Design Calculator_top, start of the top module:
module Calculator_top(
    input wire [3:0] a, 
    input wire [3:0] b,
    input wire clk, 
    input wire rst, 
    input wire enter, 
    input wire back,
    input wire up, 
    input wire down,
    output wire [3:0] an, 
    output wire [7:0] seg,
    output reg bin_ind
);
Settings: LEC_CHECK=0, ABC_AREA=1, CAP_MARGIN=30, CORE_MARGIN=7, CORE_UTILIZATION=24, CTS_CLUSTER_SIZE=59, GPL_ROUTABILITY_DRIVEN=1, MIN_ROUTING_LAYER=met1, SLEW_MARGIN=20; clock period 6.52 ns.
run.sh (not shown) runs the stock make flow with config.mk's settings and CLKGATE_MAP_FILE=.
The starting point finished with negative setup slack left.
==> next run, changes <==
==> flow/config.mk (replaced) <==
export PLATFORM = sky130hd
export DESIGN_NAME = Calculator_top
export DESIGN_NICKNAME = Calculator_top
export VERILOG_FILES = /design/flow/design.v
export SDC_FILE = /design/flow/constraint.sdc
export NUM_CORES = 4
export LEC_CHECK = 0
export CAP_MARGIN = 35
export CORE_MARGIN = 2
export CORE_UTILIZATION = 64
export GPL_ROUTABILITY_DRIVEN = 1
export MIN_ROUTING_LAYER = met1
export PLACE_DENSITY_LB_ADDON = 0.08
export SLEW_MARGIN = 20
==> flow/constraint.sdc (replaced) <==
create_clock -name core_clock -period 4.2 [get_ports {clk}]
set_input_delay 0.8400 -clock core_clock [delete_from_list [all_inputs] [get_ports {clk}]]
set_output_delay 0.8400 -clock core_clock [all_outputs]
set_load 0.01 [all_outputs]
After rerunning:
- The new run ran to the end with violations: negative setup slack
- total power drops slightly
- area after synthesis climbs by a few percent
- final area is about the same
- combinational power drops by well over a third
- routed wire length climbs by a little under a tenth
- worst setup slack degrades by 2.4 ns
==> next run, changes <==
==> flow/config.mk (replaced) <==
export PLATFORM = sky130hd
export DESIGN_NAME = Calculator_top
export DESIGN_NICKNAME = Calculator_top
export VERILOG_FILES = /design/flow/design.v
export SDC_FILE = /design/flow/constraint.sdc
export NUM_CORES = 4
export LEC_CHECK = 0
export CAP_MARGIN = 20
export CORE_MARGIN = 2
export CORE_UTILIZATION = 40
export SLEW_MARGIN = 20
==> flow/constraint.sdc (replaced) <==
create_clock -name core_clock -period 11.5 [get_ports {clk}]
set_input_delay 2.3000 -clock core_clock [delete_from_list [all_inputs] [get_ports {clk}]]
set_output_delay 2.3000 -clock core_clock [all_outputs]
set_load 0.01 [all_outputs]
Effect: With this change the flow produced a clean layout. Register-to-register slack improved by 2.7 ns. Wire length decreases by roughly a tenth. Design area went down by a little under a tenth. Area after synthesis stays the same.
==> next run, changes <==
--- a/flow/config.mk
+++ b/flow/config.mk
@@ -8,4 +8,4 @@
 export CAP_MARGIN = 20
 export CORE_MARGIN = 2
-export CORE_UTILIZATION = 40
+export CORE_UTILIZATION = 66
 export SLEW_MARGIN = 20
The new run ran to the end with no violations.
Core utilization grows by 28 points.
Die size shrinks by 39%.
Wire length shrinks by 0.92%.
==> next run, changes <==
--- a/flow/config.mk
+++ b/flow/config.mk
@@ -6,6 +6,8 @@
 export NUM_CORES = 4
 export LEC_CHECK = 0
+export ABC_AREA = 1
 export CAP_MARGIN = 20
 export CORE_MARGIN = 2
-export CORE_UTILIZATION = 66
+export CORE_UTILIZATION = 65
+export CTS_CLUSTER_DIAMETER = 400
 export SLEW_MARGIN = 20
==> flow/constraint.sdc (replaced) <==
create_clock -name core_clock -period 6.41 [get_ports {clk}]
set_input_delay 1.2820 -clock core_clock [delete_from_list [all_inputs] [get_ports {clk}]]
set_output_delay 1.2820 -clock core_clock [all_outputs]
set_load 0.01 [all_outputs]
This time the run produced a layout that fails on negative setup slack.
Power goes up to 3.2 times its value.
Clock-buffer cell count goes down by 3.
Sequential share of layout area goes down by 2.5 points.
Setup slack is worse by 2.5 ns.
Die area goes down by 0.44%.


pine:
Calculator_top again, from the RTL that the note above started with.
clock: 19.4 ns
lec_check: 0
abc_area: 1
cap_margin: 20
cell_pad_in_sites_global_placement: 3
core_margin: 5
core_utilization: 40
gpl_routability_driven: 0
max_routing_layer: met4
min_routing_layer: met2
slew_margin: 15
tns_end_percent: 15
pine | status: complete | timing, DRC, antenna: pass
Changes in birch relative to pine:
Settings: a change of SLEW_MARGIN from 15 to 20; a change of CORE_UTILIZATION from 40 to 58; a deleted ABC_AREA that had been 1; a deleted MAX_ROUTING_LAYER that had been met4; a deleted MIN_ROUTING_LAYER that had been met2; a change of CORE_MARGIN from 5 to 2; a deleted TNS_END_PERCENT that had been 15; a deleted GPL_ROUTABILITY_DRIVEN that had been 0; an added SETUP_SLACK_MARGIN of -0.62; a deleted CELL_PAD_IN_SITES_GLOBAL_PLACEMENT that had been 3; a change of the clock period (ns, I/O delays scaled along) from 19.4 to 10.9.
--- outcome ---
- birch ended up with a lower routed length on met3 than pine did.
- Going from pine to birch, the sum of routed wire length over all layers was found to have gone down by 8.5%.
- Of birch and pine, it is birch that has the lower area share of and/or/nand/nor cells after synthesis.
- Compared to pine, birch shows a narrower setup margin.
- pine → birch: buffering stage count on the worst path with inverters included saw a decrease; clock share of power saw an increase; worst hold slack after final layout saw a decrease; power dissipated in sequential cells saw an increase.


Calculator_top again, from the RTL that the note above started with.
export LEC_CHECK = 0
export CAP_MARGIN = 10
export CORE_MARGIN = 2
export CORE_UTILIZATION = 40
export GPL_ROUTABILITY_DRIVEN = 0
export GPL_TIMING_DRIVEN = 0
export SLEW_MARGIN = 20
create_clock -name core_clock -period 12.0 [get_ports {clk}]
Then changed:
Settings changed: CAP_MARGIN 10 to 20, CORE_UTILIZATION 40 to 66, GPL_ROUTABILITY_DRIVEN 0 to not set, GPL_TIMING_DRIVEN 0 to not set.
Clock period 12.0 ns to 6.41 ns, I/O delays scaled along.
With this change the flow reached the layout checks and failed them: setup timing.
Count of clock-buffer cells in the layout is lower by 2.
Die area is lower by well over a third.
Total power is higher by well over a third.


Starting RTL as in the previous note.
Design Calculator_top, start of the top module:
module Calculator_top(
    input wire [3:0] a, 
    input wire [3:0] b,
    input wire clk, 
    input wire rst, 
    input wire enter, 
    input wire back,
    input wire up, 
    input wire down,
    output wire [3:0] an, 
    output wire [7:0] seg,
    output reg bin_ind
);
Settings: LEC_CHECK=0, CAP_MARGIN=20, CELL_PAD_IN_SITES_GLOBAL_PLACEMENT=3, CORE_MARGIN=6, CORE_UTILIZATION=40, SLEW_MARGIN=20; clock period 12.0 ns.
The baseline completed with no timing, DRC or antenna violations.
Next try:
Settings changed: MAX_ROUTING_LAYER set to met4, SLEW_MARGIN 20 to 5.
Clock period 12.0 ns to 19.4 ns, I/O delays scaled along.
Result:
- The changed run completed with no timing, DRC or antenna violations
- critical path depth fell by 2
- setup slack gains 4.2 ns
- hold slack improves by 0.013 ns
- clock power decreases by 44%
- global-route usage rose by 0.28 points
- total power drops by 41%
- first-iteration DRC count is higher by 2.1%
- clock skew grows by 0.0057 ns
- routed wire length is lower by 0.72%
- utilization decreases by 0.83 points
Next try:
Settings changed: CELL_PAD_IN_SITES_GLOBAL_PLACEMENT 3 to not set, CORE_MARGIN 6 to 2, CORE_UTILIZATION 40 to 70, CTS_CLUSTER_DIAMETER set to 101, MAX_ROUTING_LAYER met4 to not set, SLEW_MARGIN 5 to 20.
Clock period 19.4 ns to 9.85 ns, I/O delays scaled along.
Effect: This time the run completed and failed the layout checks on setup timing; die area drops by 47%; first-iteration DRC count goes up by 70%; wire length went down by 5.2%; core utilization went up by 37 points; sequential share of layout area falls by 1.2 points; total power goes up by 110%; synthesized area stays the same; worst setup slack degrades by 5.0 ns; hold slack barely changes.
Next try:
Settings changed: ABC_AREA set to 1, CORE_UTILIZATION 70 to 72, CTS_CLUSTER_SIZE set to 13, PLACE_DENSITY_LB_ADDON set to 0.1, SETUP_SLACK_MARGIN set to 2.14.
Clock period 9.85 ns to 8.13 ns, I/O delays scaled along.
The changed run finished but fails on setup timing.
Utilization came out higher by 7.1 points.
Hold slack improves by 0.013 ns.
Clock power stays flat.
Via count rises by about 21%.
Non-clock buffer count came out higher by 76.
Die size is lower by about 4.6%.
Total power rose by 120%.
Final area rose by 4.0%.
Critical path depth rose by 11.
Power is estimated from default activity; no workload was simulated.
